### design/flow/run.sh
#!/bin/bash
# the make line also repeats each setting of config.mk as NAME=value (left out here)
make -C /OpenROAD-flow-scripts/flow DESIGN_CONFIG=/design/flow/config.mk WORK_HOME=/design/flow/orfs CLKGATE_MAP_FILE= finish
### design/flow/config.mk
export PLATFORM = sky130hd
export DESIGN_NAME = top
export DESIGN_NICKNAME = top
export VERILOG_FILES = /design/flow/design.v
export SDC_FILE = /design/flow/constraint.sdc
export NUM_CORES = 4
export LEC_CHECK = 0
export CAP_MARGIN = 5
export CELL_PAD_IN_SITES_DETAIL_PLACEMENT = 2
export CELL_PAD_IN_SITES_GLOBAL_PLACEMENT = 2
export CORE_ASPECT_RATIO = 0.65
export CORE_MARGIN = 2
export CORE_UTILIZATION = 40
export CTS_CLUSTER_DIAMETER = 89
export CTS_CLUSTER_SIZE = 16
export HOLD_SLACK_MARGIN = 0.05
export MAX_ROUTING_LAYER = met4
export PLACE_DENSITY_LB_ADDON = 0.03
export SLEW_MARGIN = 20
### design/flow/constraint.sdc
create_clock -name core_clock -period 7.07 [get_ports {clk}]
set_input_delay 1.4140 -clock core_clock [delete_from_list [all_inputs] [get_ports {clk}]]
set_output_delay 1.4140 -clock core_clock [all_outputs]
set_load 0.01 [all_outputs]
### design/flow/design.v
module matrix_mult
    (   input Clock,
        input reset,  
        input Enable,     
        input [71:0] A,
        input [71:0] B,
        output reg [71:0] C,
        output reg done      
    );
reg signed [7:0] matA [2:0][2:0];
reg signed [7:0] matB [2:0][2:0];
reg signed [7:0] matC [2:0][2:0];
integer i,j,k;   
reg first_cycle;     
reg end_of_mult;     
reg signed [15:0] temp;  
always @(posedge Clock or posedge reset)
begin
    if(reset == 1) begin     
        i = 0;
        j = 0;
        k = 0;
        temp = 0;
        first_cycle = 1;
        end_of_mult = 0;
        done = 0;
        for(i=0;i<=2;i=i+1) begin
            for(j=0;j<=2;j=j+1) begin
                matA[i][j] = 8'd0;
                matB[i][j] = 8'd0;
                matC[i][j] = 8'd0;
            end
        end
    end
    else begin   
        if(Enable == 1)      
            if(first_cycle == 1) begin      
                for(i=0;i<=2;i=i+1) begin
                    for(j=0;j<=2;j=j+1) begin
                        matA[i][j] = A[(i*3+j)*8+:8];
                        matB[i][j] = B[(i*3+j)*8+:8];
                        matC[i][j] = 8'd0;
                    end
                end
                first_cycle = 0;
                end_of_mult = 0;
                temp = 0;
                i = 0;
                j = 0;
                k = 0;
            end
            else if(end_of_mult == 0) begin      
                temp = matA[i][k]*matB[k][j];
                matC[i][j] = matC[i][j] + temp[7:0];     
                if(k == 2) begin
                    k = 0;
                    if(j == 2) begin
                        j = 0;
                        if (i == 2) begin
                            i = 0;
                            end_of_mult = 1;
                        end
                        else
                            i = i + 1;
                    end
                    else
                        j = j+1;
                end
                else
                    k = k+1;
            end
            else if(end_of_mult == 1) begin      
                for(i=0;i<=2;i=i+1) begin    
                    for(j=0;j<=2;j=j+1) begin     
                        C[(i*3+j)*8+:8] = matC[i][j];
                    end
                end
                done = 1;    
            end
    end
end
endmodule
module top(
    input clk,              
    input rst,              
    input cyc,              
    input stb,              
    input we,               
	input [3:0] wb_sel,     
    input [31:0] adr,       
    input [31:0] dat_mosi,  
    output reg [31:0] dat_miso,  
    output reg ack,             
    output reg err              
);
parameter A_OFFSET = 0;     
parameter B_OFFSET = 9;     
parameter C_OFFSET = 18;    
parameter MAT_SIZE = 9;     
parameter INT_WIDTH = 8;  
reg [71:0] A, B;
reg Enable;
reg reset_matrix;
wire [71:0] C;
wire done;
matrix_mult mm_inst(
    .Clock(clk),
    .reset(reset_matrix),
    .Enable(Enable),
    .A(A),
    .B(B),
    .C(C),
    .done(done)
);
always @(posedge clk or posedge rst) begin
    if (rst) begin
        dat_miso <= 32'b0;
        ack <= 0;
        err <= 0;
        reset_matrix <= 1;
        Enable <= 0;
        A <= 72'b0;
        B <= 72'b0;
    end else if (cyc && stb) begin
        ack <= 0;
        err <= 0;
        reset_matrix <= 0;
        if (we && wb_sel[0]) begin
            reset_matrix <= 1;
            if (adr < A_OFFSET+MAT_SIZE) begin
                A[((adr-A_OFFSET)*INT_WIDTH)+:INT_WIDTH] <= dat_mosi[7:0];
                ack <= 1;
            end else if (adr >=B_OFFSET && adr < B_OFFSET+MAT_SIZE) begin
                B[((adr-B_OFFSET)*INT_WIDTH)+:INT_WIDTH] <= dat_mosi[7:0];
                ack <= 1;
            end else begin
                err <= 1;
            end
        end else if (!we) begin
            if (adr >= C_OFFSET && adr < C_OFFSET+MAT_SIZE) begin
                Enable <= 1;
                if (done) begin
                    dat_miso[7:0] <= C[(adr-C_OFFSET)*INT_WIDTH+:INT_WIDTH];
                    ack <= 1;
                    Enable <= 0;
                end
            end else begin
                err <= 1;
            end
        end
    end else begin
        ack <= 0;
        err <= 0;
    end
end
endmodule
==> results of run 1 <==
## what timing repair did
item / CTS / global route
endpoints found under the hold margin: 0 / 0
gates resized: 14 / 18
endpoints found under the setup margin: 45 / 45
cloned: 1 / 0
pin swaps: 4 / 3
buffers inserted: 6 / 1
## per-layer routing
layer  part of all wire [%]  global-route usage, %  vias up
li1                       -                      -     8522
met3                    2.9                   3.11      104
met5                      0                      -        -
met1                     51                   36.8    10100
met4                    2.2                   5.75        0
met2                     44                   36.0      221
## metrics by stage
step / setup slack, ns / TNS (ns)
6_report: -0.840 / -12.88
5_1_grt: -1.15 / -27.38
4_1_cts: -0.797 / -15.12
3_5_place_dp: -0.963 / -17.98
3_3_place_gp: -0.749 / -13.31
2_1_floorplan: -0.278 / -2.14
## cell type report
type,instances,area [µm²]
Clock buffer,58,1090
Clock inverter,4,42.5
Fill cell,6698,36500
Inverter,58,229
Multi-Input combinational cell,1582,13000
Sequential cell,543,14000
Tap cell,908,1140
Timing Repair Buffer,205,1770
==> results.txt, run 1 <==
Synthesis and PnR results.

- The flow ran to the end, but the layout failed its checks.
- The checks that failed were setup timing.
- The TritonCTS buffer count reads 40.
- The most frequent cell after synthesis is sky130_fd_sc_hd__dfrtp_1.
- Overall power consumption after layout is estimated at approximately 5.7 mW.
- The initial standard-cell utilization of the core is between 40% and 50%.
- After synthesis, the most frequently instantiated cells are sky130_fd_sc_hd__dfrtp_1, sky130_fd_sc_hd__mux2_2, sky130_fd_sc_hd__nor2_1, sky130_fd_sc_hd__nand2_1, sky130_fd_sc_hd__clkbuf_1.
- The largest vdd supply drop reads roughly 0.14 mV.
- The count of library flops with an enable pin is a little over 70.
- The static leakage is 14.4 nW.
- On the worst setup and hold paths after CTS, the clock-pin slew comes to roughly 0.08 ns.
- The worst min-delay path category is reg2async.
- Per report_power, the top consumer among the power groups is registers.
- The final period utilization reads 112%.
- From left edge to right edge, the die measures roughly 330 µm.
- The count of nets left with antenna violations once routing finished came out at 0.
- The final non-filler cell total is 3358.
- On the worst path, the slowest cell contributes a delay of approximately 0.56 ns.
- The instance tally after logic synthesis reads 2288.
- The number of antenna violations at the first check in global routing reads 0.
- TritonCTS built the clock tree.
- The slew at the pin closest to its max-slew limit reads about 1.2 ns.
- The endpoint of the most critical register-to-register path is mm_inst.matC[4][7].
- Of the total power, registers draw a little under three fifths.
- After floorplanning, the die was sized to cover ~0.07 mm².
- The synthesized design contains around 540 register bits.
- The y dimension of the die is between 200 and 250 µm.
- The number of failing hold endpoints at the final stage reads 0.
- The startpoint-to-endpoint class of the critical path reads reg2reg.
- The number of warnings reported in the stage logs is 66.
- The first global-routing pass estimated ~130000 µm of wire.
- The number of cell rows reads 77.
- The STA report counts the stages on the worst setup path as 32.
- Once layout is done, the placed cells without fillers occupy between 0.03 and 0.04 mm².
- For the finished layout, the period the worst path requires is between 7 and 8 ns.
- The worst register-to-register path depth is 32.
- The switching fraction of total power reads approximately a quarter.
- The post-synthesis cell type with the largest combined area is sky130_fd_sc_hd__dfrtp_1.
- The endpoint of the worst setup timing path reads mm_inst.matC[4][7].
- The worst endpoint required time is around 7.6 ns.
- After synthesis, the share of flip-flops with an asynchronous set or reset is 86.7%.
- The clock root buffer master is sky130_fd_sc_hd__clkbuf_16.
- The via count of the first global-routing pass came to approximately 21000.
- The count of antenna diodes in the layout is 0.
- The power drawn by the clock network reads roughly 2.2 mW.
- The setup-violating endpoint count in the final report reads 36.
- The mux contribution to synthesized area reads about 18%.
- The detailed placer reported the number of placed instances as roughly 3300.
- Timing would allow up to 0.126 GHz.
- The final global-route overflow total reads 0.
- Setup repair after global routing could not meet its margin everywhere.
- The critical-path cell with the highest stage delay is sky130_fd_sc_hd__fa_1.
- Counting pins that exceed their max-slew limit in the final report gives 0.
- The data arrival time of the critical path is 8.41 ns.
- At the end of routability-driven placement, the weighted congestion stood at approximately 0.84.
- Detailed placement finished with a half-perimeter wire length of between 50000 and 60000 µm.
- The switching power is 1.37 mW.
- The internal portion of the total power is 4.29 mW.
- The detailed router's first-iteration violation count is ~1000.
- The post-synth design cell area is between 0.02 and 0.03 mm².
- For reference, the top cells by area after synthesis are sky130_fd_sc_hd__dfrtp_1, sky130_fd_sc_hd__mux2_2, sky130_fd_sc_hd__edfxtp_1, sky130_fd_sc_hd__mux4_2, sky130_fd_sc_hd__nor2_1.
- The sequential-cell power consumption is ~3.2 mW.
- The overall via count from detail_route is 18900.
- The number of H-tree levels reads 2.
- The number of nets at the end of the flow is around 2600.
- Per the Yosys statistics, synthesis produced around 2300 cells.
- The aggregate global-route resource usage is 24.7%.
- The top-area cell type share of the netlist area is 42.7%.
- The category of cells accounting for the largest share of critical-path delay reads adder cells.
- The total cell area reported by yosys after synthesis reads 0.0273 mm².
- STA classifies the critical path endpoint as a flip-flop.
- Of the total synthesized cell area, the portion taken by XOR and XNOR cells is around 4.9%.
- The script logs the ratio of routed vias to standard cells as roughly 5.6.
- The worst setup path is launched from a flip-flop.
- The area of the core reads approximately 0.068 mm².
- Entering global routing, the biggest net connects 138 pins.
- The number of buffers between clock root and the deepest sink reads 3.
- The dominant synthesized flop cell is sky130_fd_sc_hd__dfrtp_1.
- The register share after synthesis is between 50% and 60%.
- The total number of yosys warnings is 5.
- The number of buffers added to fix hold violations after cts reads 0.
- The source of the worst register-to-register timing path reads mm_inst.k[0].
- The mean cell area of the mapped netlist reads between 10 and 15 µm².
- The worst setup slack for register-to-register paths reads -0.84 ns.
- The routed length per placed instance is about 25 µm.
- Between clock sinks in the finished design, the worst skew comes to ~0.034 ns.
- between 100 and 150 I/O pins were placed.
- The number of input and output port buffers inserted is 55.
- The script parses the final routing iteration and logs DRC violations as 0.
- For this design the ratio of total power to cell area is between 150 and 200 mW/mm².
- Combinational cells consume a total of approximately 0.28 mW.
- The clock network is responsible for 39.4% of the overall power.
- The latest clock arrival within the worst-skew pair is 0.60 ns.
- The aoi/oai-family share of the synthesized area is approximately 7.3%.
- The buffers plus inverters on the worst setup path is 7.
- The final setup slack of the worst path reads -0.840 ns.
- In this run, the combinational gates consume under 10% of the power.
- The report counts max-capacitance violations totalling 0.
- The core utilization of the finished layout is between 40% and 50%.
- The start point of the critical path is mm_inst.k[0].
- Per the timing report, the biggest fanout along the worst path comes to 5.
- The worst hold slack across all endpoints reads between 0.4 and 0.5 ns.
- The post-synthesis cell type count reads around 85.
- The routed wire length is just over 80000 µm.
- The first detailed-routing pass took 5 iterations.
- The area after detailed placement reads slightly below 0.03 mm².
- The basic-gate share of the synthesized area counting and, or, nand and nor cells is approximately 12%.
- The worst-case max-slew headroom was logged as a little under a fifth.
- Counting every sink on the clock net gives approximately 540.
- The largest non-sequential cell family by area reads multiplexers.
- The adder-cell area share of the yosys netlist is 3.68%.
- The area growth from synthesis to layout is 14.6%.
==> run 2, diff against run 1 <==
Settings changed: CAP_MARGIN 5 to 20, CELL_PAD_IN_SITES_DETAIL_PLACEMENT 2 to default, CELL_PAD_IN_SITES_GLOBAL_PLACEMENT 2 to default, CORE_ASPECT_RATIO 0.65 to default, CORE_UTILIZATION 40 to 72, CTS_CLUSTER_DIAMETER 89 to default, CTS_CLUSTER_SIZE 16 to 17, HOLD_SLACK_MARGIN 0.05 to default, MAX_ROUTING_LAYER met4 to default, PLACE_DENSITY_LB_ADDON 0.03 to 0.0, SETUP_SLACK_MARGIN from default to 1.42.
Clock period 7.07 ns to 5.74 ns, I/O delays scaled along.
==> results.txt, run 2 <==
Synthesis and PnR results.

- The routed length per placed instance reads 23.9 µm (-3.0%).
- The detailed router's first-iteration violation count came to 1892 (+87%).
- The TritonCTS sink count is 543 (unchanged).
- The number of buffers added to fix hold violations after cts reads 0 (unchanged).
- The post-synth design cell area reads 0.0273 mm² (unchanged).
- The die area is 0.0394 mm² (-44%).
- The shortest period the worst path allows reads 7.64 ns (-0.273 ns).
- The power per cell area reads 243 mW/mm² (+34%).
- The sequential share of power came to 49.0% (-6.7 points).
- By instance count, the cell type seen most on the critical path is sky130_fd_sc_hd__ha_4.
- The endpoint of the worst setup timing path is mm_inst.matC[1][7].
- The count of antenna diodes in the layout reads 0 (unchanged).
- The top-level port count is 107 (unchanged).
- The number of cell instances after yosys synthesis reads 2288 (unchanged).
- The worst setup slack for register-to-register paths is -1.90 ns (-1.06 ns).
- The worst endpoint required time reads 6.22 ns (-1.35 ns).
- The post-synthesis cell type count reads 85 (unchanged).
- The final period utilization reads 133% (+21 points).
- The static leakage reads 15.2 nW (+5.6%).
- The TritonCTS buffer count is 53 (+33%).
- The latest clock arrival within the worst-skew pair reads 0.61 ns (about the same).
- The multi-input logic area was 0.0137 mm² (+5.7%).
- The y dimension of the die is 199 µm (-7.4%).
- The instance tally after logic synthesis is 2288 (unchanged).
- The count of library flops with an enable pin is 72 (unchanged).
- The aggregate global-route resource usage was 37.8% (+13 points).
- The xor/xnor cell area share of the yosys netlist reads 4.94% (unchanged).
- The width of the die was 199 µm (-39%).
- The via count normalized by instance count came to 6.60 (+17%).
- The adder-cell area share of the yosys netlist is 3.68% (unchanged).
- The setup-violating endpoint count in the final report was 54 (+50%).
- TritonCTS built the clock tree.
- The nature of the critical path startpoint reads a flip-flop.
- After synthesis, the largest family of logic cells by area is multiplexers.
- The buffers plus inverters on the worst setup path is 6 (-1).
- The checks that failed: setup timing.
- The worst min-delay path category reads reg2async.
- The post-DP HPWL is 45400 µm (-20%).
- The overall via count from detail_route is 20200 (+6.6%).
- The clock power share is 46.4% (+7.0 points).
- The top achievable clock speed came to 0.131 GHz (+3.6%).
- The remaining design rule violation count is 0 (unchanged).
- The sequential-cell power consumption is 3.89 mW (+23%).
- The wire length of the first global-routing pass is 114000 µm (-13%).
- The area taken by flip-flops and latches is 0.0140 mm² (unchanged).
- The switching power is 1.78 mW (+30%).
- The number of cell rows is 71 (-7.8%).
- The clock root buffer master is sky130_fd_sc_hd__clkbuf_16.
- The number of optimization iterations in the first detailed-route pass is 7 (+2).
- The area of the core is 0.0375 mm² (-45%).
- The clock-pin slew reported for the worst setup and hold paths after clock tree synthesis reads 0.07 ns (about the same).
- The number of H-tree levels is 2 (unchanged).
- The placer's final routability congestion estimate reads 0.979 (+16%).
- The stage-log warning count reads 68 (+3.0%).
- The register share after synthesis is 51.2% (unchanged).
- The timing report attributes the biggest portion of critical-path delay to adder cells.
- The worst register-to-register path begins at mm_inst.k[1].
- The setup slack after placement reads -1.93 ns (-0.970 ns).
- The start point of the critical path reads mm_inst.k[1].
- The combinational power share is 4.5% (-0.4 points).
- The biggest cell delay along the critical path is 0.56 ns (about the same).
- The total number of yosys warnings reads 5 (unchanged).
- The basic-gate share of the synthesized area counting and, or, nand and nor cells is 12.0% (unchanged).
- The main area contributors are sky130_fd_sc_hd__dfrtp_1, sky130_fd_sc_hd__mux2_2, sky130_fd_sc_hd__edfxtp_1, sky130_fd_sc_hd__mux4_2, sky130_fd_sc_hd__nor2_1.
- The dominant synthesized flop cell is sky130_fd_sc_hd__dfrtp_1.
- The number of nets at the end of the flow is 2641 (+2.8%).
- The number of failing hold endpoints at the final stage reads 0 (unchanged).
- The endpoint of the most critical register-to-register path reads mm_inst.matC[1][7].
- The clock tree skew after final layout reads 0.0264 ns (-0.00724 ns).
- The group drawing the most power reads registers.
- The number of stages on the worst setup path is 30 (-6.3%).
- The number of input and output port buffers inserted reads 55 (unchanged).
- The final non-filler cell total was 3056 (-9.0%).
- The mux contribution to synthesized area was 17.8% (unchanged).
- The number of maximum-capacitance constraint violations reads 0 (unchanged).
- The core utilization of the finished layout came to 87.1% (+41 points).
- The slew at the pin closest to its max-slew limit came to 1.18 ns (-0.0390 ns).
- The number of max-slew violations in the final report was 0 (unchanged).
- The worst hold slack across all endpoints is 0.467 ns (+0.0516 ns).
- The routed wire length is 73100 µm (-12%).
- The area growth from synthesis to layout is 19.9%.
- The initial standard-cell utilization of the core reads 72.7% (+32 points).
- The capturing element type of the critical path is a flip-flop.
- The worst slew margin relative to its limit reads 21.6% (+2.9 points).
- The cell internal power dissipation is 6.16 mW (+43%).
- The combinational-cell power consumption is 0.360 mW (+31%).
- The critical-path cell with the highest stage delay reads sky130_fd_sc_hd__fa_1.
- Setup repair after global routing could not meet its margin everywhere.
- The switching fraction of total power came to 22.4% (-1.8 points).
- The fraction of registers with async set/reset reads 86.7% (unchanged).
- The number of fillers in the final layout reads 1780 (-73%).
- The post-synthesis cell type with the largest combined area is sky130_fd_sc_hd__dfrtp_1.
- The mean cell area of the mapped netlist reads 11.9 µm² (unchanged).
- The most frequent cell after synthesis reads sky130_fd_sc_hd__dfrtp_1.
- After synthesis, the most frequently instantiated cells are sky130_fd_sc_hd__dfrtp_1, sky130_fd_sc_hd__mux2_2, sky130_fd_sc_hd__nor2_1, sky130_fd_sc_hd__nand2_1, sky130_fd_sc_hd__clkbuf_1.
- The number of buffers between clock root and the deepest sink reads 3 (unchanged).
- The data arrival time of the critical path reads 8.12 ns (-0.29 ns).
- The total cell area reported by yosys after synthesis is 0.0273 mm² (unchanged).
- The number of antenna violations at the first check in global routing is 2 (+2).
- The via count of the first global-routing pass is 20600 (-2.3%).
- The total power consumption of the routed design reads 7.94 mW (+40%).
- The largest vdd supply drop was 0.309 mV (+120%).
- The startpoint-to-endpoint class of the critical path is reg2reg.
- The final setup slack of the worst path came to -1.90 ns (-1.06 ns).
- The aoi/oai-family share of the synthesized area reads 7.30% (unchanged).
- The cell depth of the worst flop-to-flop path was 30 (-6.3%).
- The number of storage elements in the synthesis netlist is 543 (unchanged).
- The top-area cell type share of the netlist area is 42.7% (unchanged).
- The post-route antenna net violation count is 0 (unchanged).
- The critical-path maximum fanout is 5 (unchanged).
- The flow ran to the end, but the layout failed its checks.
- The number of cells after detailed placement is 2916 (-11%).
- The final global-route overflow total reads 0 (unchanged).
- The pin count of the biggest net entering global routing is 189 (+37%).
- The power drawn by the clock network reads 3.69 mW (+65%).
==> run 2: routing by layer <==
layer	vias up	global-route usage (%)	wire (µm)
li1	8705	-	-
met1	10200	49.2	28300
met2	976	62.9	36200
met3	287	6.14	4940
met4	2	17.4	3640
met5	-	0	17
==> run 2: cell type report <==
class | instances | share of cell area (%)
inverters | 58 | 0.735
clock buffers | 83 | 4.99
multi-input cells | 1584 | 42.1
clock inverters | 16 | 0.701
well taps | 511 | 1.96
repair buffers | 261 | 6.83
flip-flops and latches | 543 | 42.7
==> run 2: metrics by stage <==
step / area [µm²] / setup TNS (ns)
floorplan: 28100 / -38.43
global placement: 30000 / -47.81
detailed placement: 30000 / -54.12
CTS: 32300 / -53.20
global route: 32700 / -69.54
finish: 32700 / -56.31
==> run 2: what timing repair did <==
action,4_1_cts,5_1_grt
gates resized,93,63
setup buffers,23,13
endpoints found under the hold margin,0,0
setup endpoints to repair,128,156
cloned,3,1
pin swaps,20,24
==> run 3, diff against run 2 <==
Settings changed: CTS_CLUSTER_SIZE 17 to default, PLACE_DENSITY_LB_ADDON 0.0 to 0.03, SETUP_SLACK_MARGIN 1.42 to 1.3.
Clock period 5.74 ns to 5.03 ns, I/O delays scaled along.
==> results.txt, run 3 <==
Synthesis and PnR results.

- The buffers plus inverters on the worst setup path is 8 (+2).
- The initial standard-cell utilization of the core reads 72.7% (unchanged).
- The flow ran to the end, but the layout failed its checks.
- The remaining design rule violation count is 0 (unchanged).
- The die area is 0.0394 mm² (unchanged).
- The top-level port count is 107 (unchanged).
- The power drawn by the clock network is 4.41 mW (+20%).
- The switching power is 2.13 mW (+20%).
- In this run the layout overhead on the synthesized area is reported as 22.0%.
- The mean cell area of the mapped netlist is 11.9 µm² (unchanged).
- The report lists the violated layout checks as setup timing.
- The number of input and output port buffers inserted is 55 (unchanged).
- The final global-route overflow total reads 0 (unchanged).
- The mux contribution to synthesized area is 17.8% (unchanged).
- The sequential-cell power consumption is 4.44 mW (+14%).
- The number of optimization iterations in the first detailed-route pass reads 8 (+1).
- The clock power share came to 47.5% (+1.1 points).
- The number of storage elements in the synthesis netlist is 543 (unchanged).
- The worst min-delay path category reads reg2async.
- The data arrival time of the critical path reads 8.50 ns (+0.38 ns).
- The count of library flops with an enable pin is 72 (unchanged).
- The clock tree skew after final layout is 0.0347 ns (+0.00832 ns).
- The number of cell rows was 71 (unchanged).
- The via count normalized by instance count reads 6.75 (+2.3%).
- The nature of the critical path startpoint reads a flip-flop.
- The area of the core came to 0.0375 mm² (unchanged).
- Following the worst setup path forward leads to its endpoint at mm_inst.matC[5][7].
- The total negative slack reads -118.92 ns (-62.61 ns).
- The wire length of the first global-routing pass reads 126000 µm (+10%).
- The post-synthesis cell type count reads 85 (unchanged).
- The latest clock arrival within the worst-skew pair was 0.64 ns (+0.03 ns).
- Among all flip-flop cells after synthesis, the most frequent one is sky130_fd_sc_hd__dfrtp_1.
- The cell internal power dissipation came to 7.14 mW (+16%).
- The number of H-tree levels came to 2 (unchanged).
- The width of the die came to 199 µm (unchanged).
- The critical-path maximum fanout is 5 (unchanged).
- The post-DP HPWL reads 48700 µm (+7.3%).
- The final non-filler cell total is 3104 (+1.6%).
- The number of buffers between clock root and the deepest sink reads 3 (unchanged).
- The basic-gate share of the synthesized area counting and, or, nand and nor cells is 12.0% (unchanged).
- The combinational power share is 4.6% (about the same).
- The number of failing hold endpoints at the final stage reads 0 (unchanged).
- The sequential share of power is 47.9% (-1.1 points).
- The total cell area reported by yosys after synthesis reads 0.0273 mm² (unchanged).
- The category of cells accounting for the largest share of critical-path delay is adder cells.
- The number of max-slew violations in the final report reads 0 (unchanged).
- The via count of the first global-routing pass was 21500 (+4.4%).
- The number of cells after detailed placement reads 2964 (+1.6%).
- The xor/xnor cell area share of the yosys netlist is 4.94% (unchanged).
- The aoi/oai-family share of the synthesized area reads 7.30% (unchanged).
- The number of nets at the end of the flow was 2687 (+1.7%).
- The placer's final routability congestion estimate was 0.976 (-0.28%).
- The number of cell instances after yosys synthesis is 2288 (unchanged).
- The setup-violating endpoint count in the final report is 72 (+33%).
- Sorting the synthesized cells by area gives the leading types as sky130_fd_sc_hd__dfrtp_1, sky130_fd_sc_hd__mux2_2, sky130_fd_sc_hd__edfxtp_1, sky130_fd_sc_hd__mux4_2, sky130_fd_sc_hd__nor2_1.
- The final period utilization reads 158% (+25 points).
- The TritonCTS sink count reads 543 (unchanged).
- The pin count of the biggest net entering global routing came to 165 (-13%).
- The top-area cell type share of the netlist area was 42.7% (unchanged).
- The critical-path cell with the highest stage delay reads sky130_fd_sc_hd__fa_1.
- The stage-log warning count is 71 (+4.4%).
- The slew at the pin closest to its max-slew limit is 1.22 ns (+0.0443 ns).
- Summed over all instances, the cell type with the most area after synthesis is sky130_fd_sc_hd__dfrtp_1.
- The number of antenna violations at the first check in global routing reads 2 (unchanged).
- Setup repair after global routing could not meet its margin everywhere.
- The TritonCTS clock tree reads done.
- The power per cell area was 279 mW/mm² (+15%).
- For reference, the top logic cell family by area is multiplexers.
- The TritonCTS buffer count is 54 (+1.9%).
- The adder-cell area share of the yosys netlist reads 3.68% (unchanged).
- The register share after synthesis reads 51.2% (unchanged).
- The most frequent cell after synthesis is sky130_fd_sc_hd__dfrtp_1.
- The total number of yosys warnings is 5 (unchanged).
- The number of maximum-capacitance constraint violations is 0 (unchanged).
- The detailed router's first-iteration violation count came to 2471 (+31%).
- The capturing element type of the critical path reads a flip-flop.
- The biggest slice of the total power is consumed by registers.
- The instance tally after logic synthesis reads 2288 (unchanged).
- The final setup slack of the worst path reads -2.94 ns (-1.04 ns).
- The number of stages on the worst setup path reads 33 (+10%).
- The worst setup slack for register-to-register paths reads -2.94 ns (-1.04 ns).
- Per STA, the startpoint of the critical path is mm_inst.k[0].
- The cell depth of the worst flop-to-flop path is 33 (+10%).
- The post-synth design cell area is 0.0273 mm² (unchanged).
- The switching fraction of total power was 23.0% (+0.61 points).
- The post-route antenna net violation count is 0 (unchanged).
- The commonest cells after synthesis are sky130_fd_sc_hd__dfrtp_1, sky130_fd_sc_hd__mux2_2, sky130_fd_sc_hd__nor2_1, sky130_fd_sc_hd__nand2_1, sky130_fd_sc_hd__clkbuf_1.
- The combinational-cell power consumption is 0.424 mW (+18%).
- The y dimension of the die reads 199 µm (unchanged).
- The routed length per placed instance came to 26.7 µm (+12%).
- The startpoint identified for the worst register-to-register timing path is mm_inst.k[0].
- The fraction of registers with async set/reset reads 86.7% (unchanged).
- The startpoint-to-endpoint class of the critical path is reg2reg.
- The worst slew margin relative to its limit reads 18.4% (-3.2 points).
- The shortest period the worst path allows came to 7.97 ns (+0.331 ns).
- The top achievable clock speed came to 0.126 GHz (-4.1%).
- The routed wire length is 83000 µm (+14%).
- Per the CTS log, the root buffer master is sky130_fd_sc_hd__clkbuf_16.
- The worst endpoint required time is 5.56 ns (-0.66 ns).
- The static leakage was 15.6 nW (+2.4%).
- The endpoint of the most critical register-to-register path is mm_inst.matC[5][7].
- The clock-pin slew reported for the worst setup and hold paths after clock tree synthesis reads 0.07 ns (about the same).
- The overall via count from detail_route reads 21000 (+4.0%).
- The largest vdd supply drop is 0.333 mV (+7.8%).
- The number of fillers in the final layout reads 1627 (-8.6%).
- The total power consumption of the routed design reads 9.27 mW (+17%).
- The biggest cell delay along the critical path is 0.55 ns (about the same).
- The aggregate global-route resource usage was 42.7% (+4.9 points).
run 3: cell type report:
class / count / area [µm²] / area share, %
diodes: 1 / 2.50 / 0.00752
flip-flops and latches: 543 / 14000 / 42.0
clock inverters: 31 / 399 / 1.20
well taps: 511 / 639 / 1.92
clock buffers: 70 / 1510 / 4.55
multi-input cells: 1586 / 13900 / 41.7
inverters: 58 / 253 / 0.760
repair buffers: 304 / 2620 / 7.86
run 3: per-layer routing:
metal,wire (µm),track usage [%],share of wire [%]
met5,8,0,0.0096
met4,5100,23.8,6.1
met3,7730,11.6,9.3
met2,39900,67.7,48
met1,30300,53.7,36
run 3: repair_timing:
item	CTS	global route
buffers inserted	20	12
cloned	6	0
endpoints found under the setup margin	188	195
hold buffers	0	0
resized	138	44
pin swaps	47	36
run 3: metrics by stage:
| step | hold slack [ns] | cell area [µm²] | setup slack (ns) | util [%] |
|---|---|---|---|---|
| final | 0.420 | 33300 | -2.94 | 88.7 |
| after global routing | 0.476 | 33300 | -3.17 | 88.7 |
| after CTS | 0.438 | 33000 | -2.77 | 88.1 |
| after detailed placement | 0.430 | 30500 | -2.68 | 81.3 |
| after global placement | 0.425 | 30500 | -2.45 | 81.3 |
| after floorplan | 0.435 | 28200 | -2.27 | - |
==> run 4, diff against run 3 <==
Settings changed: CORE_UTILIZATION 72 to 58, PLACE_DENSITY_LB_ADDON 0.03 to default, SETUP_SLACK_MARGIN 1.3 to 1.45, TNS_END_PERCENT from default to 5.
Clock period 5.03 ns to 5.62 ns, I/O delays scaled along.
==> results.txt, run 4 <==
Synthesis and PnR results.

- The count of antenna diodes in the layout is 0 (-1).
- The number of antenna violations at the first check in global routing is 0 (-2).
- The post-DP HPWL is 45700 µm (-6.1%).
- The basic-gate share of the synthesized area counting and, or, nand and nor cells is 12.0% (unchanged).
- The instance tally after logic synthesis is 2288 (unchanged).
- The adder-cell area share of the yosys netlist is 3.68% (unchanged).
- The worst register-to-register path ends at mm_inst.matC[7][7].
- The switching power reads 1.83 mW (-14%).
- The die area was 0.0487 mm² (+24%).
- The number of max-slew violations in the final report is 0 (unchanged).
- The top-area cell type share of the netlist area is 42.7% (unchanged).
- The area growth from synthesis to layout reads 19.0%.
- The switching fraction of total power was 22.5% (-0.55 points).
- The final setup slack of the worst path came to -1.98 ns (+0.962 ns).
- The aoi/oai-family share of the synthesized area reads 7.30% (unchanged).
- Setup repair after global routing could not meet its margin everywhere.
- The shortest period the worst path allows reads 7.60 ns (-0.372 ns).
- The source of the worst register-to-register timing path reads mm_inst.k[0].
- The nature of the critical path startpoint reads a flip-flop.
- The power per cell area reads 251 mW/mm² (-9.8%).
- The number of nets at the end of the flow came to 2635 (-1.9%).
- The placer's final routability congestion estimate is 0.886 (-9.3%).
- The remaining design rule violation count came to 0 (unchanged).
- The sequential-cell power consumption is 3.97 mW (-11%).
- The startpoint-to-endpoint class of the critical path is reg2reg.
- The clock power share is 46.7% (-0.8 points).
- The clock tree skew after final layout is 0.0307 ns (-0.00403 ns).
- The critical-path maximum fanout is 6 (+1).
- The sequential share of power reads 48.7% (+0.8 points).
- The latest clock arrival within the worst-skew pair is 0.62 ns (-0.02 ns).
- The buffers plus inverters on the worst setup path reads 5 (-3).
- The group drawing the most power reads registers.
- The aggregate global-route resource usage is 28.0% (-15 points).
- Looking at the cell usage after synthesis, the top flip-flop cell is sky130_fd_sc_hd__dfrtp_1.
- The largest vdd supply drop came to 0.252 mV (-24%).
- The combinational power share reads 4.5% (about the same).
- The number of cell instances after yosys synthesis came to 2288 (unchanged).
- The category of cells accounting for the largest share of critical-path delay reads adder cells.
- The routed length per placed instance reads 21.3 µm (-20%).
- The number of maximum-capacitance constraint violations reads 0 (unchanged).
- The number of cells after detailed placement came to 3039 (+2.5%).
- The total number of yosys warnings reads 5 (unchanged).
- The area of the core reads 0.0465 mm² (+24%).
- The width of the die came to 221 µm (+11%).
- The total cell area reported by yosys after synthesis is 0.0273 mm² (unchanged).
- The number of H-tree levels reads 2 (unchanged).
- The final period utilization reads 135% (-23 points).
- The data arrival time of the critical path is 8.08 ns (-0.42 ns).
- The worst slew margin relative to its limit was 26.2% (+7.8 points).
- The post-synth design cell area reads 0.0273 mm² (unchanged).
- The mux contribution to synthesized area was 17.8% (unchanged).
- The number of failing hold endpoints at the final stage is 0 (unchanged).
- Tracing the worst setup path back leads to its startpoint at mm_inst.k[0].
- The TritonCTS buffer count is 55 (+1.9%).
- The cell depth of the worst flop-to-flop path is 30 (-9.1%).
- The layout checks failed on setup timing.
- The register share after synthesis is 51.2% (unchanged).
- The number of stages on the worst setup path reads 30 (-9.1%).
- The capturing element type of the critical path reads a flip-flop.
- The largest non-sequential cell family by area is multiplexers.
- The fraction of registers with async set/reset is 86.7% (unchanged).
- The total power consumption of the routed design came to 8.15 mW (-12%).
- The routed wire length reads 67200 µm (-19%).
- The TritonCTS clock tree is done.
- The y dimension of the die is 221 µm (+11%).
- The endpoint of the worst setup timing path is mm_inst.matC[7][7].
- The xor/xnor cell area share of the yosys netlist was 4.94% (unchanged).
- The number of buffers between clock root and the deepest sink reads 3 (unchanged).
- The number of fillers in the final layout is 3419 (+110%).
- The top achievable clock speed is 0.132 GHz (+4.9%).
- The clock-pin slew reported for the worst setup and hold paths after clock tree synthesis is 0.06 ns (about the same).
- The final global-route overflow total reads 0 (unchanged).
- The clock root buffer master reads sky130_fd_sc_hd__clkbuf_16.
- The worst setup slack for register-to-register paths is -1.98 ns (+0.96 ns).
- The initial standard-cell utilization of the core is 58.7% (-14 points).
- The cell internal power dissipation came to 6.32 mW (-11%).
- The slew at the pin closest to its max-slew limit is 1.11 ns (-0.113 ns).
- The TritonCTS sink count came to 543 (unchanged).
- Ranked by total cell area, the synthesized netlist is headed by sky130_fd_sc_hd__dfrtp_1, sky130_fd_sc_hd__mux2_2, sky130_fd_sc_hd__edfxtp_1, sky130_fd_sc_hd__mux4_2, sky130_fd_sc_hd__nor2_1.
- The post-synthesis cell type count is 85 (unchanged).
- The via count normalized by instance count is 5.97 (-12%).
- The flow ran to the end, but the layout failed its checks.
- The worst endpoint required time is 6.11 ns (+0.55 ns).
- The wire length of the first global-routing pass is 106000 µm (-16%).
- Yosys reports that the most numerous cell types are sky130_fd_sc_hd__dfrtp_1, sky130_fd_sc_hd__mux2_2, sky130_fd_sc_hd__nor2_1, sky130_fd_sc_hd__nand2_1, sky130_fd_sc_hd__clkbuf_1.
- The detailed router's first-iteration violation count is 1286 (-48%).
- The setup-violating endpoint count in the final report came to 54 (-25%).
- The post-synthesis cell type with the largest combined area reads sky130_fd_sc_hd__dfrtp_1.
- The static leakage was 15.1 nW (-2.9%).
- The stage-log warning count is 70 (-1.4%).
- The number of input and output port buffers inserted is 55 (unchanged).
- The final non-filler cell total reads 3149 (+1.4%).
- The count of library flops with an enable pin is 72 (unchanged).
- The number of cell rows is 79 (+11%).
- The pin count of the biggest net entering global routing is 149 (-9.7%).
- The biggest cell delay along the critical path reads 0.56 ns (about the same).
- The power drawn by the clock network is 3.81 mW (-14%).
- The overall via count from detail_route is 18800 (-10%).
- The number of storage elements in the synthesis netlist was 543 (unchanged).
- The number of optimization iterations in the first detailed-route pass is 5 (-3).
- The critical-path cell with the highest stage delay is sky130_fd_sc_hd__fa_1.
- The mean cell area of the mapped netlist is 11.9 µm² (unchanged).
- The post-route antenna net violation count is 0 (unchanged).
- In the post-synthesis netlist, the cell with the most instances is sky130_fd_sc_hd__dfrtp_1.
- The combinational-cell power consumption is 0.370 mW (-13%).
- The top-level port count reads 107 (unchanged).
- The via count of the first global-routing pass was 19000 (-12%).
- The worst min-delay path category is reg2async.
-- run 4: cell type report --
class	count	area, µm²	share of cell area (%)
timing repair buffer	255	2210	6.80
inverter	58	240	0.741
multi-input combinational	1582	13400	41.2
sequential	543	14000	43.0
clock buffer	74	1580	4.87
tap	607	759	2.34
clock inverter	30	333	1.03
-- run 4: what timing repair did --
| action | 4_1_cts | 5_1_grt |
|---|---|---|
| pin swaps | 27 | 21 |
| setup endpoints to repair | 144 | 128 |
| hold buffers | 0 | 0 |
| cloned | 1 | 0 |
| hold endpoints to repair | 0 | 0 |
| resized | 139 | 51 |
| buffers inserted | 0 | 4 |
-- run 4: metal layers --
layer	GRT usage, %	up-vias	wire length, µm
li1	-	8674	-
met1	39.7	9616	30200
met2	46.4	404	33100
met3	3.75	90	2690
met4	6.47	0	1200
met5	0	-	0
-- run 4: stage by stage --
step	hold WS, ns	util, %	setup WS, ns	setup TNS (ns)	area, µm²
2_1_floorplan	0.435	-	-1.68	-48.87	27600
3_3_place_gp	0.449	64.4	-1.92	-75.34	29900
3_5_place_dp	0.457	64.5	-2.07	-80.66	29900
4_1_cts	0.469	69.4	-2.04	-78.36	32200
5_1_grt	0.307	69.8	-2.26	-89.77	32400
6_report	0.281	69.8	-1.98	-75.35	32400
==> run 5, diff against run 4 <==
Settings changed: CORE_UTILIZATION 58 to 72, CTS_CLUSTER_SIZE from default to 82, HOLD_SLACK_MARGIN from default to 0.29, PLACE_DENSITY_LB_ADDON from default to 0.0, SETUP_SLACK_MARGIN 1.45 to 1.42, TNS_END_PERCENT 5 to default.
Clock period 5.62 ns to 5.03 ns, I/O delays scaled along.
==> results.txt, run 5 <==
Synthesis and PnR results.

- The clock tree skew after final layout was 0.0243 ns (-0.00635 ns).
- The launch instance of the worst min-delay path reads dat_miso[2].
- The clock-pin slew reported for the worst setup and hold paths after clock tree synthesis is 0.07 ns (about the same).
- The latest clock arrival within the worst-skew pair came to 0.64 ns (+0.02 ns).
- The number of buffers between clock root and the deepest sink was 3 (unchanged).
- The buffers plus inverters on the worst setup path is 8 (+3).
- The core utilization of the finished layout is 89.6% (+20 points).
- The top-area cell type share of the netlist area is 42.7% (unchanged).
- The number of nets at the end of the flow came to 2693 (+2.2%).
- The synthesis run shows the most used standard cells to be sky130_fd_sc_hd__dfrtp_1, sky130_fd_sc_hd__mux2_2, sky130_fd_sc_hd__nor2_1, sky130_fd_sc_hd__nand2_1, sky130_fd_sc_hd__clkbuf_1.
- The initial standard-cell utilization of the core is 72.7% (+14 points).
- The area of the core is 0.0375 mm² (-19%).
- Broken down by cell family, the worst path's largest delay share belongs to adder cells.
- The critical path's slowest stage uses the library cell sky130_fd_sc_hd__fa_1.
- The largest vdd supply drop is 0.415 mV (+65%).
- The number of stages on the worst setup path reads 33 (+10%).
- The sequential-cell power consumption is 4.44 mW (+12%).
- The number of failing hold endpoints at the final stage reads 0 (unchanged).
- The detailed router's first-iteration violation count came to 2855 (+120%).
- The mux contribution to synthesized area reads 17.8% (unchanged).
- The top achievable clock speed is 0.118 GHz (-10%).
- The cell depth of the worst flop-to-flop path was 33 (+10%).
- The TritonCTS buffer count is 54 (-1.8%).
- The endpoint of the worst setup timing path reads mm_inst.matC[8][7].
- The register share after synthesis is 51.2% (unchanged).
- The top-level port count was 107 (unchanged).
- The post-synthesis cell type count reads 85 (unchanged).
- The capturing element type of the critical path reads a flip-flop.
- The combinational power share reads 5.0% (+0.5 points).
- The static leakage reads 15.7 nW (+3.6%).
- The mean cell area of the mapped netlist reads 11.9 µm² (unchanged).
- The data arrival time of the critical path reads 9.00 ns (+0.92 ns).
- The largest non-sequential cell family by area is multiplexers.
- The number of H-tree levels reads 2 (unchanged).
- The number of input and output port buffers inserted was 55 (unchanged).
- The run finished, with violations left.
- The post-synthesis cell type with the largest combined area is sky130_fd_sc_hd__dfrtp_1.
- The die area is 0.0394 mm² (-19%).
- The cell internal power dissipation is 6.98 mW (+10%).
- The combinational-cell power consumption came to 0.456 mW (+23%).
- The worst slew margin relative to its limit reads 22.4% (-3.8 points).
- The switching fraction of total power is 24.0% (+1.6 points).
- The stage-log warning count reads 68 (-2.9%).
- The nature of the critical path startpoint is a flip-flop.
- The post-route antenna net violation count reads 0 (unchanged).
- The area after detailed placement reads 0.0304 mm² (+1.6%).
- The TritonCTS sink count reads 543 (unchanged).
- The setup slack after placement is -2.68 ns (-0.612 ns).
- The adder-cell area share of the yosys netlist reads 3.68% (unchanged).
- The count of antenna diodes in the layout is 0 (unchanged).
- The final period utilization was 169% (+34 points).
- The power per cell area reads 274 mW/mm² (+8.8%).
- The tree is rooted in a sky130_fd_sc_hd__clkbuf_16.
- The basic-gate share of the synthesized area counting and, or, nand and nor cells reads 12.0% (unchanged).
- The via count of the first global-routing pass is 21700 (+14%).
- Setup repair after global routing could not meet its margin everywhere.
- The placer's final routability congestion estimate reads 0.942 (+6.3%).
- The source of the worst register-to-register timing path is mm_inst.k[0].
- The setup-violating endpoint count in the final report reads 72 (+33%).
- The switching power was 2.21 mW (+21%).
- The number of buffers added to fix hold violations after cts is 0 (unchanged).
- The capture endpoint of the worst hold path is dat_miso[2].
- The start point of the critical path reads mm_inst.k[0].
- The total cell area reported by yosys after synthesis reads 0.0273 mm² (unchanged).
- The post-synth design cell area reads 0.0273 mm² (unchanged).
- The synthesis report lists the most area-consuming cells as sky130_fd_sc_hd__dfrtp_1, sky130_fd_sc_hd__mux2_2, sky130_fd_sc_hd__edfxtp_1, sky130_fd_sc_hd__mux4_2, sky130_fd_sc_hd__nor2_1.
- Looking at the setup timing report, the critical path kind is reg2reg.
- The power drawn by the clock network is 4.29 mW (+13%).
- The run did not pass the layout checks because of setup timing.
- The final global-route overflow total is 0 (unchanged).
- The total power consumption of the routed design is 9.19 mW (+13%).
- The group drawing the most power reads registers.
- The number of cell instances after yosys synthesis reads 2288 (unchanged).
- The number of fillers in the final layout is 1517 (-56%).
- The slew at the pin closest to its max-slew limit is 1.16 ns (+0.0531 ns).
- The via count normalized by instance count is 7.00 (+17%).
- STA reports the tightest min-delay check as being of type reg2reg.
- The total number of yosys warnings came to 5 (unchanged).
- The number of cell rows is 71 (-10%).
- The pin count of the biggest net entering global routing is 164 (+10%).
- The shortest period the worst path allows is 8.49 ns (+0.891 ns).
- The sequential share of power was 48.3% (-0.4 points).
- The xor/xnor cell area share of the yosys netlist came to 4.94% (unchanged).
- The worst hold slack across all endpoints reads 0.492 ns (+0.211 ns).
- The most frequent cell after synthesis is sky130_fd_sc_hd__dfrtp_1.
- The number of storage elements in the synthesis netlist is 543 (unchanged).
- The count of library flops with an enable pin is 72 (unchanged).
- The routed length per placed instance is 28.4 µm (+33%).
- The number of antenna violations at the first check in global routing is 1 (+1).
- The y dimension of the die reads 199 µm (-10%).
- The number of max-slew violations in the final report was 0 (unchanged).
- The fraction of registers with async set/reset is 86.7% (unchanged).
- The post-DP HPWL is 49300 µm (+7.8%).
- The number of cells traversed by the worst hold path is 2.
- The TritonCTS clock tree reads done.
- The instance tally after logic synthesis was 2288 (unchanged).
- The wire length of the first global-routing pass is 123000 µm (+16%).
- The dominant synthesized flop cell reads sky130_fd_sc_hd__dfrtp_1.
- The clock power share was 46.7% (about the same).
- The remaining design rule violation count reads 0 (unchanged).
- The overall via count from detail_route reads 21800 (+16%).
- The final setup slack of the worst path came to -3.46 ns (-1.48 ns).
- The number of optimization iterations in the first detailed-route pass came to 7 (+2).
- The routed wire length came to 88300 µm (+31%).
- The aggregate global-route resource usage reads 41.3% (+13 points).
- The finished layout cell area was 0.0336 mm² (+3.5%).
- The endpoint of the most critical register-to-register path is mm_inst.matC[8][7].
- The number of maximum-capacitance constraint violations reads 0 (unchanged).
- In this run the layout overhead on the synthesized area is reported as 23.2%.
- The worst setup slack for register-to-register paths was -3.46 ns (-1.48 ns).
- The biggest cell delay along the critical path was 0.67 ns (+0.11 ns).
- The worst endpoint required time reads 5.55 ns (-0.56 ns).
- The width of the die is 199 µm (-10%).
- The critical-path maximum fanout came to 5 (-1).
- The aoi/oai-family share of the synthesized area came to 7.30% (unchanged).
## run 5: routing by layer
metal	up-vias	wire length, µm	track usage, %
met2	1641	41900	68.3
li1	8807	-	-
met3	539	8410	7.07
met5	-	11	0
met4	2	7070	22.7
met1	10800	31000	52.4
## run 5: metrics by stage
| step | instances | setup TNS (ns) |
|---|---|---|
| 3_3_place_gp | 2957 | -86.97 |
| 2_1_floorplan | 2311 | -73.49 |
| 5_1_grt | 3107 | -127.80 |
| 3_5_place_dp | 2957 | -95.83 |
| 6_report | 3107 | -123.16 |
| 4_1_cts | 3089 | -98.15 |
## run 5: timing repair
item / 4_1_cts / 5_1_grt
resized: 140 / 107
cloned: 6 / 1
setup buffers: 27 / 17
pin swaps: 51 / 40
endpoints found under the setup margin: 187 / 195
## run 5: cell type report
class | count | area (µm²) | area share (%)
Clock buffer | 78 | 1550 | 4.62
Clock inverter | 21 | 280 | 0.835
Inverter | 58 | 255 | 0.760
Multi-Input combinational cell | 1586 | 14100 | 42.1
Sequential cell | 543 | 14000 | 41.6
Tap cell | 511 | 639 | 1.90
Timing Repair Buffer | 310 | 2770 | 8.24
==> run 6, diff against run 5 <==
Settings changed: CTS_CLUSTER_SIZE 82 to 42, HOLD_SLACK_MARGIN 0.29 to default, SETUP_SLACK_MARGIN 1.42 to 1.47.
Clock period 5.03 ns to 5.78 ns, I/O delays scaled along.
==> results.txt, run 6 <==
Synthesis and PnR results.

- The wire length of the first global-routing pass reads 113000 µm (-8.6%).
- The remaining design rule violation count came to 0 (unchanged).
- The mean cell area of the mapped netlist came to 11.9 µm² (unchanged).
- The data arrival time of the critical path is 8.36 ns (-0.64 ns).
- The number of max-slew violations in the final report was 0 (unchanged).
- The number of nets at the end of the flow was 2636 (-2.1%).
- The aggregate global-route resource usage is 37.0% (-4.3 points).
- Setup repair after global routing could not meet its margin everywhere.
- The top achievable clock speed came to 0.127 GHz (+7.9%).
- The worst setup slack for register-to-register paths is -2.08 ns (+1.37 ns).
- The dominant synthesized flop cell is sky130_fd_sc_hd__dfrtp_1.
- The xor/xnor cell area share of the yosys netlist reads 4.94% (unchanged).
- The number of buffers added to fix hold violations after cts is 0 (unchanged).
- The top-level port count is 107 (unchanged).
- The area of the core reads 0.0375 mm² (unchanged).
- The via count of the first global-routing pass was 20600 (-5.2%).
- The post-synth design cell area reads 0.0273 mm² (unchanged).
- The total number of yosys warnings came to 5 (unchanged).
- The reasons given for failing layout checks are setup timing.
- The combinational-cell power consumption reads 0.358 mW (-21%).
- The number of cell instances after yosys synthesis reads 2288 (unchanged).
- The number of H-tree levels is 2 (unchanged).
- The total power consumption of the routed design came to 7.74 mW (-16%).
- The endpoint of the most critical register-to-register path is mm_inst.matC[5][7].
- The shortest period the worst path allows is 7.86 ns (-0.624 ns).
- The TritonCTS buffer count is 53 (-1.9%).
- The mux contribution to synthesized area reads 17.8% (unchanged).
- The cell internal power dissipation is 6.00 mW (-14%).
- Among all stages on the critical path, the largest delay is contributed by sky130_fd_sc_hd__fa_1.
- The slew at the pin closest to its max-slew limit was 1.18 ns (+0.0153 ns).
- The sequential share of power came to 49.9% (+1.6 points).
- The power drawn by the clock network is 3.52 mW (-18%).
- The combinational power share is 4.6% (-0.4 points).
- The setup-violating endpoint count in the final report is 45 (-38%).
- The top-area cell type share of the netlist area came to 42.7% (unchanged).
- The switching power is 1.74 mW (-21%).
- The post-synthesis cell type count is 85 (unchanged).
- The pin count of the biggest net entering global routing is 157 (-4.3%).
- The category of cells accounting for the largest share of critical-path delay is adder cells.
- The number of optimization iterations in the first detailed-route pass came to 9 (+2).
- The static leakage was 15.1 nW (-3.8%).
- The overall via count from detail_route is 20000 (-7.9%).
- The flow measured a signed area growth from synthesis to layout of 19.3%.
- The group drawing the most power is registers.
- The initial standard-cell utilization of the core was 72.7% (unchanged).
- The aoi/oai-family share of the synthesized area reads 7.30% (unchanged).
- The number of stages on the worst setup path is 31 (-6.1%).
- The flow ran to the end, but the layout failed its checks.
- For reference, the top cells by area after synthesis are sky130_fd_sc_hd__dfrtp_1, sky130_fd_sc_hd__mux2_2, sky130_fd_sc_hd__edfxtp_1, sky130_fd_sc_hd__mux4_2, sky130_fd_sc_hd__nor2_1.
- The number of storage elements in the synthesis netlist reads 543 (unchanged).
- The most frequent cell after synthesis is sky130_fd_sc_hd__dfrtp_1.
- The clock tree skew after final layout is 0.0184 ns (-0.00589 ns).
- The biggest cell delay along the critical path is 0.55 ns (-0.12 ns).
- The width of the die reads 199 µm (unchanged).
- The final non-filler cell total is 3048 (-1.9%).
- The routed length per placed instance was 23.8 µm (-16%).
- The instance tally after logic synthesis was 2288 (unchanged).
- The number of maximum-capacitance constraint violations is 0 (unchanged).
- The y dimension of the die was 199 µm (unchanged).
- The capturing element type of the critical path is a flip-flop.
- The min-delay analysis places its worst path in the category reg2reg.
- The total cell area reported by yosys after synthesis is 0.0273 mm² (unchanged).
- The final period utilization reads 136% (-33 points).
- The sequential-cell power consumption is 3.86 mW (-13%).
- The buffers plus inverters on the worst setup path was 6 (-2).
- The source of the worst register-to-register timing path reads mm_inst.k[0].
- The endpoint of the worst setup timing path is mm_inst.matC[5][7].
- The worst setup path is launched from a flip-flop.
- The number of input and output port buffers inserted is 55 (unchanged).
- The start point of the critical path reads mm_inst.k[0].
- The stage-log warning count came to 66 (-2.9%).
- The largest vdd supply drop is 0.291 mV (-30%).
- The number of buffers between clock root and the deepest sink reads 3 (unchanged).
- The number of cells traversed by the worst hold path reads 0 (-2).
- The final setup slack of the worst path came to -2.08 ns (+1.37 ns).
- The clock root buffer master reads sky130_fd_sc_hd__clkbuf_16.
- The power per cell area reads 238 mW/mm² (-13%).
- The basic-gate share of the synthesized area counting and, or, nand and nor cells reads 12.0% (unchanged).
- The latest clock arrival within the worst-skew pair is 0.61 ns (-0.03 ns).
- The number of cell rows reads 71 (unchanged).
- The count of library flops with an enable pin is 72 (unchanged).
- The TritonCTS clock tree is done.
- The die area is 0.0394 mm² (unchanged).
- The detailed router's first-iteration violation count was 2028 (-29%).
- The count of antenna diodes in the layout came to 0 (unchanged).
- The post-route antenna net violation count is 0 (unchanged).
- The clock-pin slew reported for the worst setup and hold paths after clock tree synthesis is 0.06 ns (about the same).
- The switching fraction of total power is 22.5% (-1.5 points).
- Sorting the synthesized cells by how often they occur yields sky130_fd_sc_hd__dfrtp_1, sky130_fd_sc_hd__mux2_2, sky130_fd_sc_hd__nor2_1, sky130_fd_sc_hd__nand2_1, sky130_fd_sc_hd__clkbuf_1.
- The post-DP HPWL reads 45400 µm (-7.9%).
- The via count normalized by instance count is 6.58 (-6.1%).
- The critical-path maximum fanout is 5 (unchanged).
- The startpoint-to-endpoint class of the critical path reads reg2reg.
- The TritonCTS sink count reads 543 (unchanged).
- The number of antenna violations at the first check in global routing was 0 (-1).
- Per the synthesis report, the dominant area consumer among library cells is sky130_fd_sc_hd__dfrtp_1.
- STA shows the worst min-delay path finishing at mm_inst.C[12].
- The placer's final routability congestion estimate reads 0.957 (+1.7%).
- The clock power share came to 45.4% (-1.3 points).
- The adder-cell area share of the yosys netlist was 3.68% (unchanged).
- The worst endpoint required time was 6.27 ns (+0.72 ns).
- The number of failing hold endpoints at the final stage is 0 (unchanged).
- The fraction of registers with async set/reset reads 86.7% (unchanged).
- The register share after synthesis is 51.2% (unchanged).
- The final global-route overflow total was 0 (unchanged).
- The launch instance of the worst min-delay path reads mm_inst.matC[7][4].
- The number of cells after detailed placement came to 2907 (-1.7%).
- The routed wire length is 72500 µm (-18%).
- The cell depth of the worst flop-to-flop path is 31 (-6.1%).
- The worst slew margin relative to its limit is 21.3% (-1.1 points).
- The largest non-sequential cell family by area is multiplexers.
-- run 6: routing by layer --
layer,track usage (%),routed length (µm),part of all wire (%)
met5,0,0,0
met4,16.0,3070,4.2
met3,5.71,5400,7.5
met2,61.7,36100,50
met1,48.8,27900,38
-- run 6: stage by stage --
stage	hold WS, ns	area [µm²]	setup WS [ns]	TNS, ns	utilization [%]
2_1_floorplan	0.435	28100	-1.52	-36.63	-
3_3_place_gp	0.450	29900	-1.64	-45.88	79.8
3_5_place_dp	0.461	29900	-1.96	-54.74	79.8
4_1_cts	0.475	32200	-1.96	-53.09	85.9
5_1_grt	0.497	32500	-2.24	-65.44	86.8
6_report	0.472	32500	-2.08	-58.31	86.8
-- run 6: cell type report --
type                    count  area [µm²]
flip-flops and latches    543       14000
multi-input cells        1586       13800
fillers                  1827        4960
repair buffers            254        2120
clock buffers              78        1520
well taps                 511         639
inverters                  58         240
clock inverters            18         234
-- run 6: what timing repair did --
action | in CTS | in global routing
setup buffers | 32 | 7
setup endpoints to repair | 128 | 155
resized | 119 | 72
cloned | 2 | 3
pin swaps | 27 | 27
==> run 7, diff against run 6 <==
Settings changed: CTS_CLUSTER_SIZE 42 to 17, SETUP_SLACK_MARGIN 1.47 to -0.4.
Clock period 5.78 ns to 5.65 ns, I/O delays scaled along.
==> results.txt, run 7 <==
Synthesis and PnR results.

- The data arrival time of the critical path is 8.11 ns (-0.25 ns).
- The number of failing hold endpoints at the final stage came to 0 (unchanged).
- The initial standard-cell utilization of the core is 72.7% (unchanged).
- The TritonCTS sink count is 543 (unchanged).
- The latest clock arrival within the worst-skew pair is 0.61 ns (about the same).
- The sum of met3 wire segment lengths after detailed routing reads 4300 µm (-20%).
- The setup slack after placement reads -2.24 ns (-0.281 ns).
- The via count normalized by instance count was 6.39 (-2.8%).
- The number of antenna violations at the first check in global routing came to 0 (unchanged).
- The clock root buffer master is sky130_fd_sc_hd__clkbuf_16.
- The slew at the pin closest to its max-slew limit is 1.17 ns (-0.00835 ns).
- Setup repair after global routing could not meet its margin everywhere.
- The startpoint-to-endpoint class of the critical path is reg2reg.
- The top-level port count is 107 (unchanged).
- The uppermost metal layer occupied by signal nets is met4.
- The clock power share came to 45.4% (about the same).
- The capturing element type of the critical path reads a flip-flop.
- The area after detailed placement is 0.0296 mm² (-0.97%).
- The number of nets at the end of the flow reads 2622 (-0.53%).
- Counting instances in the post-synthesis netlist gives the leading cell types as sky130_fd_sc_hd__dfrtp_1, sky130_fd_sc_hd__mux2_2, sky130_fd_sc_hd__nor2_1, sky130_fd_sc_hd__nand2_1, sky130_fd_sc_hd__clkbuf_1.
- The TritonCTS buffer count is 53 (unchanged).
- The mean cell area of the mapped netlist reads 11.9 µm² (unchanged).
- From synthesis to final layout, the design area changed by 16.0%.
- The worst endpoint required time reads 6.14 ns (-0.13 ns).
- In this run the worst setup path begins at mm_inst.k[0].
- The core utilization of the finished layout is 84.3% (-2.4 points).
- The setup-violating endpoint count in the final report reads 54 (+20%).
- The instance tally after logic synthesis came to 2288 (unchanged).
- The y dimension of the die reads 199 µm (unchanged).
- The clock tree skew after final layout reads 0.0213 ns (+0.00287 ns).
- The total number of yosys warnings is 5 (unchanged).
- The area of the core reads 0.0375 mm² (unchanged).
- The main area contributors are sky130_fd_sc_hd__dfrtp_1, sky130_fd_sc_hd__mux2_2, sky130_fd_sc_hd__edfxtp_1, sky130_fd_sc_hd__mux4_2, sky130_fd_sc_hd__nor2_1.
- The top-area cell type share of the netlist area is 42.7% (unchanged).
- The post-synthesis cell type count reads 85 (unchanged).
- The cell depth of the worst flop-to-flop path reads 30 (-3.2%).
- The shortest period the worst path allows reads 7.62 ns (-0.244 ns).
- The critical-path maximum fanout reads 5 (unchanged).
- The static leakage came to 14.9 nW (-1.5%).
- The fraction of registers with async set/reset reads 86.7% (unchanged).
- The post-route antenna net violation count is 0 (unchanged).
- The most frequent cell after synthesis is sky130_fd_sc_hd__dfrtp_1.
- The number of maximum-capacitance constraint violations came to 0 (unchanged).
- The group drawing the most power is registers.
- The min-delay analysis places its worst path in the category reg2async.
- The overall via count from detail_route is 19400 (-3.2%).
- The number of max-slew violations in the final report is 0 (unchanged).
- The worst setup slack for register-to-register paths was -1.97 ns (+0.11 ns).
- The die area is 0.0394 mm² (unchanged).
- The number of buffers between clock root and the deepest sink is 3 (unchanged).
- The biggest cell delay along the critical path came to 0.59 ns (+0.04 ns).
- The final setup slack of the worst path is -1.97 ns (+0.114 ns).
- The routed length per placed instance is 22.6 µm (-5.1%).
- The combinational power share came to 4.3% (-0.3 points).
- The number of input and output port buffers inserted is 55 (unchanged).
- The number of fillers in the final layout was 1989 (+8.9%).
- The switching fraction of total power is 22.5% (+0.053 points).
- The aggregate global-route resource usage reads 36.0% (-1.0 points).
- The remaining design rule violation count came to 0 (unchanged).
- The dominant synthesized flop cell reads sky130_fd_sc_hd__dfrtp_1.
- The combinational-cell power consumption was 0.336 mW (-6.1%).
- The aoi/oai-family share of the synthesized area is 7.30% (unchanged).
- The routed wire length is 68500 µm (-5.5%).
- The endpoint of the most critical register-to-register path is mm_inst.matC[3][7].
- The pin count of the biggest net entering global routing is 145 (-7.6%).
- The sequential-cell power consumption reads 3.95 mW (+2%).
- The clock-pin slew reported for the worst setup and hold paths after clock tree synthesis reads 0.06 ns (about the same).
- The count of library flops with an enable pin is 72 (unchanged).
- The nature of the critical path startpoint is a flip-flop.
- The power per cell area is 248 mW/mm² (+4.4%).
- The run finished, with violations left.
- The number of optimization iterations in the first detailed-route pass reads 5 (-4).
- The TritonCTS clock tree is done.
- The buffers plus inverters on the worst setup path is 6 (unchanged).
- The post-synthesis cell type with the largest combined area is sky130_fd_sc_hd__dfrtp_1.
- The detailed router's first-iteration violation count reads 1603 (-21%).
- The power drawn by the clock network reads 3.56 mW (+1%).
- The post-synth design cell area is 0.0273 mm² (unchanged).
- The category of cells accounting for the largest share of critical-path delay reads adder cells.
- The largest vdd supply drop is 0.315 mV (+8.3%).
- The routed metal-1 wirelength is 27700 µm (-0.55%).
- The sequential share of power reads 50.3% (+0.4 points).
- The via count of the first global-routing pass reads 20100 (-2.6%).
- The xor/xnor cell area share of the yosys netlist reads 4.94% (unchanged).
- The width of the die reads 199 µm (unchanged).
- The final period utilization is 135% (-1.2 points).
- Grouping non-sequential cells by family puts the most area in multiplexers.
- The adder-cell area share of the yosys netlist came to 3.68% (unchanged).
- The basic-gate share of the synthesized area counting and, or, nand and nor cells is 12.0% (unchanged).
- A clean result was blocked by setup timing.
- The critical-path cell with the highest stage delay reads sky130_fd_sc_hd__fa_1.
- The final global-route overflow total reads 0 (unchanged).
- The placer's final routability congestion estimate reads 0.975 (+1.8%).
- The mux contribution to synthesized area was 17.8% (unchanged).
- The finished layout cell area is 0.0316 mm² (-2.8%).
- The number of cell rows reads 71 (unchanged).
- The switching power is 1.77 mW (+1.7%).
- The endpoint of the worst setup timing path reads mm_inst.matC[3][7].
- The top achievable clock speed reads 0.131 GHz (+3.2%).
- The worst slew margin relative to its limit is 21.9% (+0.56 points).
- The cell internal power dissipation came to 6.08 mW (+1.4%).
- The post-DP HPWL is 45500 µm (+0.12%).
- The register share after synthesis was 51.2% (unchanged).
- The count of antenna diodes in the layout is 0 (unchanged).
- The routed wire length on met2 is 34100 µm (-5.7%).
- The number of cell instances after yosys synthesis is 2288 (unchanged).
- The stage-log warning count is 68 (+3.0%).
- The wire length of the first global-routing pass reads 109000 µm (-3.2%).
- The number of stages on the worst setup path is 30 (-3.2%).
- The number of H-tree levels is 2 (unchanged).
- The total cell area reported by yosys after synthesis reads 0.0273 mm² (unchanged).
- The number of storage elements in the synthesis netlist was 543 (unchanged).
- The source of the worst register-to-register timing path reads mm_inst.k[0].
run 7: what timing repair did:
item | 4_1_cts | 5_1_grt
gates resized | 21 | 12
cloned | 1 | 0
endpoints found under the setup margin | 54 | 54
buffers inserted | 9 | 2
pin swaps | 26 | 7
hold buffers | 0 | 0
endpoints found under the hold margin | 0 | 0
run 7: area by class of cell:
cell class / instances / area [µm²] / area share (%)
repair buffers: 244 / 2030 / 6.43
inverters: 58 / 229 / 0.724
well taps: 511 / 639 / 2.02
multi-input cells: 1582 / 13000 / 41.1
clock inverters: 19 / 203 / 0.641
clock buffers: 79 / 1550 / 4.92
flip-flops and latches: 543 / 14000 / 44.1
run 7: layer usage:
| layer | vias up | global-route usage [%] |
|---|---|---|
| met3 | 173 | 5.87 |
| met5 | - | 0 |
| met1 | 9819 | 48.1 |
| met2 | 745 | 60.0 |
| li1 | 8662 | - |
| met4 | 0 | 13.7 |
run 7: metrics by stage:
stage / hold slack, ns / power [mW] / setup TNS (ns) / instances
after global placement: 0.452 / 4.36 / -63.15 / 2927
final: 0.450 / 7.85 / -66.55 / 3036
after detailed placement: 0.457 / 4.36 / -73.50 / 2927
after floorplan: 0.435 / 4.24 / -43.37 / 2311
after CTS: 0.474 / 7.88 / -73.92 / 3034
after global routing: 0.486 / 8.08 / -78.84 / 3036
Power figures rest on the tool's default switching activity, not on a simulated workload.
